== wip/onyx ==
==> flow/design.v <==
module ALU (
    input Clk,
    input Reset,
    input [7:0] operand_A, operand_B,
    input [3:0] Sel,
    output [7:0] Out,
    output [3:0] Flag);
    reg [7:0] Result;
    reg [3:0] FlagCpy;
    reg [7:0] nResult;
    reg [3:0] nFlag;
    reg [8:0] extendResult;
    reg [15:0] extendResult1;
    assign Out = Result;
    assign Flag = FlagCpy;
    always @(*)
    begin
        nResult = Result;
        nFlag = FlagCpy;
        extendResult = 9'd0;
        extendResult1 = 16'd0;
        case(Sel)
            4'h0:
                begin
                    extendResult = operand_A + operand_B;
                    if(extendResult >> 8 == 1)
                        nFlag = nFlag | 4'b0010;
                    else
                        nResult = extendResult[7:0];
                end
            4'h1:
                begin
                    if(operand_A < operand_B)
                        nFlag = nFlag | 4'b1000;
                    else
                        nResult = operand_A - operand_B;
                end
            4'h2:
                begin
                    extendResult1 = operand_A * operand_B;
                    if(extendResult1 >> 8 != 0)
                        nFlag = nFlag | 4'b0100;
                    else
                        nResult = operand_A * operand_B;
                    if(nResult == 0)
                        nFlag = nFlag | 4'b0001;
                end
            4'h3:
                begin
                    if(operand_A < operand_B)
                        nFlag = nFlag | 4'b1000;
                    else if(operand_B == 0)
                        nResult = 8'hFF;
                    else
                        nResult = operand_A / operand_B;
                    if(nResult == 0)
                        nFlag = nFlag | 4'b0001;
                end
            4'h4:
                begin
                extendResult1 = operand_A << operand_B;
                if(operand_B > 8 || (operand_A==1&&operand_B==8))
                    nFlag = nFlag | 4'b0010;
                else
                    begin
                    extendResult1 = operand_A << operand_B;
                    if(extendResult1 << 8 != 0)
                        nFlag = nFlag | 4'b0010;
                    else
                        nResult = operand_A << operand_B;
                    end
                if(nResult == 0)
                    nFlag = nFlag | 4'b0001;
                end
            4'h5:
                begin
                nResult = operand_A >> operand_B;
                if(nResult == 0)
                    nFlag = nFlag | 4'b0001;
                if(operand_B > 8 || (operand_B == 8 && operand_A==1) || (operand_B==7&&(operand_A == 2 || operand_A==3)) || operand_B==6&&(operand_A<=7&&operand_A>=4) || operand_B==5&&(operand_A<=15&&operand_A>=8) || operand_B==4&&(operand_A<=31&&operand_A>=16))
                    nFlag = nFlag | 4'b1000;
                end
            4'h6:
                begin
                nResult = operand_A & operand_B;
                if(nResult == 0)
                    nFlag = nFlag | 1;
                end
            4'h7:
                begin
                nResult = operand_A | operand_B;
                if(nResult == 0)
                    nFlag = nFlag | 1;
                end
            4'h8:
                begin
                nResult = operand_A ^ operand_B;
                if(nResult == 0)
                    nFlag = nFlag | 1;
                end
            4'h9:
                begin
                nResult = ~(operand_A ^ operand_B);
                if(nResult == 0)
                    nFlag = nFlag | 1;
                end
            4'hA:
                begin
                nResult = ~(operand_A & operand_B);
                if(nResult == 0)
                    nFlag = nFlag | 1;
                end
            4'hB:
                begin
                nResult = ~(operand_A | operand_B);
                if(nResult == 0)
                    nFlag = nFlag | 1;
                end
            default:
                nResult = 8'h00;
        endcase
    end
    always @(posedge Clk, posedge Reset)
    begin
        if(Reset) begin
            Result <= 8'h00;
            FlagCpy <= 4'b0000;
        end else begin
            Result <= nResult;
            FlagCpy <= nFlag;
        end
    end
endmodule
clock: 10.7 ns
lec_check: 0
cap_margin: 10
core_margin: 2
core_utilization: 72
gpl_timing_driven: 1
max_routing_layer: met4
place_density: 0.65
setup_slack_margin: 0.47
slew_margin: 20
tns_end_percent: 80
run.sh (not shown) runs the stock make flow with config.mk's settings and CLKGATE_MAP_FILE=.
As the logs show, wip/onyx stopped at 5_1_grt after a tool error, so it never reached the end of the flow.
Here is what was changed in the inputs of wip/garnet compared with wip/onyx.
Settings: a change of CAP_MARGIN from 10 to 20; a deleted PLACE_DENSITY that had been 0.65; a deleted TNS_END_PERCENT that had been 80; a deleted MAX_ROUTING_LAYER that had been met4; a change of CORE_UTILIZATION from 72 to 39; a deleted SETUP_SLACK_MARGIN that had been 0.47; a deleted GPL_TIMING_DRIVEN that had been 1; a change of the clock period (ns, I/O delays scaled along) from 10.7 to 16.4.
[summary]
- wip/garnet finished every stage and its layout cleared the timing, design-rule and antenna checks.
- As far as quantity of hold-fixing buffers added after cts goes, wip/onyx and wip/garnet are indistinguishable; the numbers are identical.
- Of wip/garnet and wip/onyx, wip/garnet shows the higher count of placed standard cells including taps, with wip/onyx below it.
- Diff wip/onyx..wip/garnet | simple-gate portion of the synthesized area | unchanged
For wip/quartz, these inputs were changed with respect to wip/garnet:
Settings: PLACE_DENSITY_LB_ADDON: unset -> 0.06; CORE_UTILIZATION: 39 -> 68; ABC_AREA: unset -> 0; the clock period (ns, I/O delays scaled along): 16.4 -> 11.5.
[summary]
The flow ended early for wip/quartz: it failed with a tool error in 5_1_grt.
wip/garnet and wip/quartz ended up with nearly the same I/O pin count.
Going from wip/garnet to wip/quartz, mean instance size in the synthesized netlist held, yosys stat chip area held.
Note that the die boundary height recorded for wip/quartz amounts to 0.76 times the value seen in wip/garnet.
Delta (wip/quartz minus wip/garnet): overall chip area down about 40%; post-placement cell count lower; mux contribution to synthesized area did not really move.
Re number of levels in the clock H-tree: no difference whatsoever between wip/garnet and wip/quartz.
diff inputs: wip/quartz => wip/xenon
Settings: changing ABC_AREA from 0 to 1; changing CORE_UTILIZATION from 68 to 72; removing PLACE_DENSITY_LB_ADDON (formerly 0.06); setting CTS_CLUSTER_DIAMETER to 400 for the first time; setting CTS_CLUSTER_SIZE to 98 for the first time; changing the clock period (ns, I/O delays scaled along) from 11.5 to 6.35.
==> comparison <==
FAIL wip/xenon @ 5_1_grt: tool exited with error. Comparing wip/xenon and wip/quartz, chip area from the yosys synthesis statistics is lower on wip/quartz. Multiplexer share of the synthesized area sits lower in wip/xenon than in wip/quartz. Post-cts resize count, wip/xenon and wip/quartz, lower one = wip/quartz. Summary: with wip/quartz as the reference, post-DP HPWL in wip/xenon moved up by a little under 10%.
> inputs changed (wip/xenon -> wip/amber)
Settings: CORE_UTILIZATION now 40, was 72; CTS_CLUSTER_DIAMETER no longer set, was 400; CTS_CLUSTER_SIZE no longer set, was 98; ABC_AREA no longer set, was 1; the clock period (ns, I/O delays scaled along) now 13.5, was 6.35.
## What came out
wip/xenon did not make it past 5_1_grt, where a tool error ended it. Both conditions hold for wip/amber: the flow ran to the end and the final layout passed the timing, design-rule and antenna checks. Compared with wip/xenon, wip/amber shows die area that has gone up by more than half. Setup slack at placement, wip/amber and wip/xenon: larger value in wip/amber. Lower Yosys chip area goes to wip/amber over wip/xenon.
Changes in wip/nickel relative to wip/amber:
Settings: SETUP_SLACK_MARGIN: unset -> -0.84; the clock period (ns, I/O delays scaled along): 13.5 -> 13.0.
--- outcome ---
Compared with wip/amber, wip/nickel shows worst setup slack lower by 710 ps.
Delta (wip/nickel minus wip/amber): sequential share of layout area barely changed; post-route worst hold slack dropped 9.2 ps; core utilization climbed 0.94 points; post-layout instance area climbed about 2%.
wip/nickel: flow complete, layout not clean; failing: negative setup slack
